==> v7: inputs <==
==> flow/design.v (excerpt) <==
module SCALER_TOPv2(
		input clk33_i,
		input rst_i,
		input [16:0] scal_i,
		input [4:0] scal_addr_i,
		input scal_rd_i,
		output [15:0] scal_dat_o,
		output [15:0] refpulse_cnt_o
    );
	wire update_scalers;
	SCALER_CLOCK_v2 u_clk(.clk33_i(clk33_i),
								 .rst_i(rst_i),
								 .khz_clk_o(update_scalers));
	wire [15:0] scaler_data_out[31:0];
	reg [1:0] ref_pulse_reg;
	reg [15:0] ref_pulse_counter;
	reg [15:0] ref_pulse_count;
	reg [15:0] gated_scaler;
	wire [15:0] ref_pulse_in = {16{scal_i[0]}};
	always @(posedge clk33_i) begin
		if (rst_i) begin
			gated_scaler <= {16{1'b0}};
			ref_pulse_reg <= {2{1'b0}};
			ref_pulse_counter <= {16{1'b0}};
			ref_pulse_count <= {16{1'b0}};
		end else begin
			gated_scaler <= ref_pulse_in & scal_i[16:1];
			ref_pulse_reg <= {ref_pulse_reg[0],scal_i[0]};
			if (update_scalers) ref_pulse_counter <= {16{1'b0}};
			else if (ref_pulse_reg[0] && !ref_pulse_reg[1]) ref_pulse_counter <= ref_pulse_counter + 1;
			if (update_scalers) ref_pulse_count <= ref_pulse_counter;
		end
	end
	generate
		genvar trig, ant;
		for (trig=0;trig<4;trig=trig+1) begin : L1
			ANITA3_scaler #(.WIDTH(16),.PRESCALE(0)) u_l1_scaler(.clk_i(clk33_i),
																				  .rst_i(rst_i),
																				  .pps_i(update_scalers),
																				  .count_i(scal_i[1+trig]),
																				  .scaler_o(scaler_data_out[12+trig]));
			ANITA3_scaler #(.WIDTH(16),.PRESCALE(0)) u_l1_mon_scaler(.clk_i(clk33_i),
																				  .rst_i(rst_i),
																				  .pps_i(update_scalers),
																				  .count_i(gated_scaler[trig]),
																				  .scaler_o(scaler_data_out[28+trig]));
		end
		for (ant=0;ant<12;ant=ant+1) begin : ANT
  ...
Settings: LEC_CHECK=0, CAP_MARGIN=20, CORE_MARGIN=2, CORE_UTILIZATION=36, PLACE_DENSITY=0.6, SLEW_MARGIN=20; clock period 5.34 ns.
run.sh (not shown) runs the stock make flow with config.mk's settings and CLKGATE_MAP_FILE=.
==> v15 (differences from v7) <==
- CORE_UTILIZATION: 36 -> 70
- CTS_CLUSTER_DIAMETER: default -> 29
- CTS_CLUSTER_SIZE: default -> 37
- SETUP_SLACK_MARGIN: default -> 1.13
==> flow/constraint.sdc (replaced) <==
create_clock -name core_clock -period 3.81 [get_ports {clk33_i}]
set_input_delay 0.7620 -clock core_clock [delete_from_list [all_inputs] [get_ports {clk33_i}]]
set_output_delay 0.7620 -clock core_clock [all_outputs]
set_load 0.01 [all_outputs]
==> v34 (differences from v7) <==
- CORE_UTILIZATION: 36 -> 57
- PLACE_DENSITY: 0.6 -> default
- SETUP_SLACK_MARGIN: default -> -0.65
==> flow/constraint.sdc (replaced) <==
create_clock -name core_clock -period 6.8 [get_ports {clk33_i}]
set_input_delay 1.3600 -clock core_clock [delete_from_list [all_inputs] [get_ports {clk33_i}]]
set_output_delay 1.3600 -clock core_clock [all_outputs]
set_load 0.01 [all_outputs]
==> comparison <==
- Against v7, the combinational power of v34 is smaller by 24%.
- Of v34 and v7, v7 has the higher design area (gap 1.9%, measured against v7).
- Sequential share of layout area: v7 is lower than v34 (1.1 points).
- Of v7 and v34, v34 has the higher register-to-register slack (gap 1.3 ns).
- v7 went through all stages and came out clean. v15 stopped in clock tree synthesis (4_1_cts) with DPL-0033. v34 went through all stages and came out clean.
- Clock skew: v7 is lower than v34 (0.0066 ns).
- Against v34, the global-route usage of v7 is lower by 13 points.
- Of v7 and v34, v34 has the higher clock-buffer cell count (gap 8).
- In v34 the sequential power is smaller than in v7, by 22%.
- In v7 the total power is higher than in v34, by 26%.
==> figures <==
item                                                                                                       v7                             v15                 v34
Result of the run                                                            no timing/DRC/antenna violations       aborted with a tool error  no timing/DRC/antenna violations
Stage where the flow stopped                                                                                -  clock tree synthesis (4_1_cts)                   -
Cell class ranked first by area                                                                     registers                               -           registers
Post-CTS clock slew at the launch and capture registers of the worst setup and hold paths             0.06 ns                               -             0.08 ns
Core utilization at floorplan                                                                           0.362                           0.704               0.573
Die width                                                                                              602 µm                          433 µm              479 µm
Met2 global-route usage                                                                                 0.340                               -               0.536
Maximum clock rate                                                                                    215 MHz                               -             207 MHz
WHS                                                                                                  0.458 ns                               -            0.459 ns
Clock buf count                                                                                           429                               -                 437
Worst slack at placement                                                                             0.737 ns                      -0.0337 ns             1.95 ns
CP Data Arrival Time                                                                                  5.17 ns                               -             5.53 ns
CTS root buf                                                                                        clkbuf_16                               -           clkbuf_16
Total congestion overflow after global routing                                                              0                               -                   0
Hold path startpoint                                                                         ref_pulse_reg[0]                               -    ref_pulse_reg[0]
Kind of start point of the critical path                                                             register                               -            register
Highest ir drop seen on vdd                                                                        0.000262 V                               -          0.000264 V
Critical register-to-register path endpoint                                                scaler_ram[54][15]                               -  scaler_ram[10][13]
Unrepaired setup endpoints after global routing                                                         false                               -               false
Placed wire-length estimate after detailed placement                                                   248 mm                          260 mm              253 mm


==> inputs of build 5 <==
SCALER_TOPv2 again, from the RTL that the note above started with.
Settings: LEC_CHECK=0, ABC_AREA=1, CAP_MARGIN=0, CELL_PAD_IN_SITES_DETAIL_PLACEMENT=0, CELL_PAD_IN_SITES_GLOBAL_PLACEMENT=0, CORE_ASPECT_RATIO=1.52, CORE_MARGIN=2, CORE_UTILIZATION=68, CTS_CLUSTER_SIZE=52, GPL_TIMING_DRIVEN=1, MAX_ROUTING_LAYER=met4, MIN_ROUTING_LAYER=met1, SETUP_SLACK_MARGIN=1.08, SLEW_MARGIN=5, TNS_END_PERCENT=90; clock period 4.64 ns.
==> trial 6: changes against build 5 <==
Settings changed: CAP_MARGIN 0 to 20, CELL_PAD_IN_SITES_DETAIL_PLACEMENT 0 to default, CELL_PAD_IN_SITES_GLOBAL_PLACEMENT 0 to default, CORE_ASPECT_RATIO 1.52 to default, CORE_UTILIZATION 68 to 72, CTS_CLUSTER_DIAMETER from default to 393, CTS_CLUSTER_SIZE 52 to 15, GPL_TIMING_DRIVEN 1 to default, MAX_ROUTING_LAYER met4 to default, MIN_ROUTING_LAYER met1 to default, PLACE_DENSITY_LB_ADDON from default to 0.08, SETUP_SLACK_MARGIN 1.08 to 0.49, SLEW_MARGIN 5 to 20, TNS_END_PERCENT 90 to default.
==> flow/constraint.sdc (replaced) <==
create_clock -name core_clock -period 3.03 [get_ports {clk33_i}]
set_input_delay 0.6060 -clock core_clock [delete_from_list [all_inputs] [get_ports {clk33_i}]]
set_output_delay 0.6060 -clock core_clock [all_outputs]
set_load 0.01 [all_outputs]
==> build 29: changes against build 5 <==
Settings changed: CAP_MARGIN 0 to 20, CELL_PAD_IN_SITES_DETAIL_PLACEMENT 0 to default, CELL_PAD_IN_SITES_GLOBAL_PLACEMENT 0 to default, CORE_ASPECT_RATIO 1.52 to default, CORE_UTILIZATION 68 to 72, CTS_CLUSTER_SIZE 52 to 44, GPL_TIMING_DRIVEN 1 to default, MAX_ROUTING_LAYER met4 to default, MIN_ROUTING_LAYER met1 to default, PLACE_DENSITY_LB_ADDON from default to 0.08, SETUP_SLACK_MARGIN 1.08 to default, SLEW_MARGIN 5 to 20, TNS_END_PERCENT 90 to default.
==> flow/constraint.sdc (replaced) <==
create_clock -name core_clock -period 3.03 [get_ports {clk33_i}]
set_input_delay 0.6060 -clock core_clock [delete_from_list [all_inputs] [get_ports {clk33_i}]]
set_output_delay 0.6060 -clock core_clock [all_outputs]
set_load 0.01 [all_outputs]
==> summary of the runs <==
- Trial 6 passed the timing, DRC and antenna checks. Build 29 completed and failed the layout checks on negative setup slack. Build 5 finished clean.
- In trial 6 the total power is lower than in build 29, by 13%.
- Design area: build 29 > trial 6 > build 5.
- In trial 6 the register-to-register slack is worse than in build 5, by 0.63 ns.
- Between build 5 and trial 6, the lower via count is in build 5 (gap 4.1%, measured against trial 6).
- Against build 29, the global-route usage of build 5 is lower by 7.2 points.
- The lowest core utilization belongs to build 5, the highest to build 29.
- The highest critical path depth belongs to trial 6, the lowest to build 5.
- The highest cell count belongs to build 29, the lowest to build 5.
- Of build 29 and build 5, build 29 has the higher clock skew (gap 0.030 ns).
- Against build 5, the combinational power of build 29 is larger by 86%.
==> figures <==
| item | trial 6 | build 29 | build 5 |
|---|---|---|---|
| Result of the run | complete, no violations | complete, but fails checks | complete, no violations |
| Reasons for failing layout checks | - | negative setup slack | - |
| Tally of non-filler cells in the final layout | 16.6k | 16.8k | 16.6k |
| Logic depth of the worst path, buffers included | 14 | 12 | 10 |
| Critical Path AT | 3.30 ns | 3.69 ns | 4.15 ns |
| Maximum clock path buffer count | 3 | 4 | 4 |
| Via count of the first global-routing pass | 102k | 110k | 101k |
| DP Area | 140000 um^2 | 140000 um^2 | 137000 um^2 |
| Portion of total power attributed to the clock network | 0.369 | 0.445 | 0.426 |
| Number of warnings in the stage logs | 40 | 38 | 74 |
| Antenna cells | 6 | 8 | 7 |
| Number of nets at the end of the flow | 14.1k | 14.1k | 13.9k |
| Fraction of area in clock buffers and inverters | 0.0440 | 0.0693 | 0.0635 |
| Share of power burned in combinational logic | 0.050 | 0.047 | 0.041 |
| Final HPWL from detailed placement | 257 mm | 266 mm | 246 mm |
| Cell seen most often among critical-path stages | - | sky130_fd_sc_hd__inv_1 | sky130_fd_sc_hd__nor2_1 |
| Sum Neg Setup Slack | 0 ns | -0.0956 ns | 0 ns |
| Launch instance of the worst min-delay path | scal_i[16] | scal_i[11] | ANT[9].u_ant_scaler.scaler[7] |
| Overall track demand over capacity in global routing | 0.430 | 0.477 | 0.404 |
| Design Area, Final | 148000 um^2 | 150000 um^2 | 147000 um^2 |
| Logic gate fraction of the total cell area | 0.290 | 0.281 | 0.289 |
| Row Count | 157 | 157 | 200 |
| Worst vdd ir | 0.599 mV | 0.788 mV | 0.509 mV |
Power figures rest on the tool's default switching activity, not on a simulated workload.
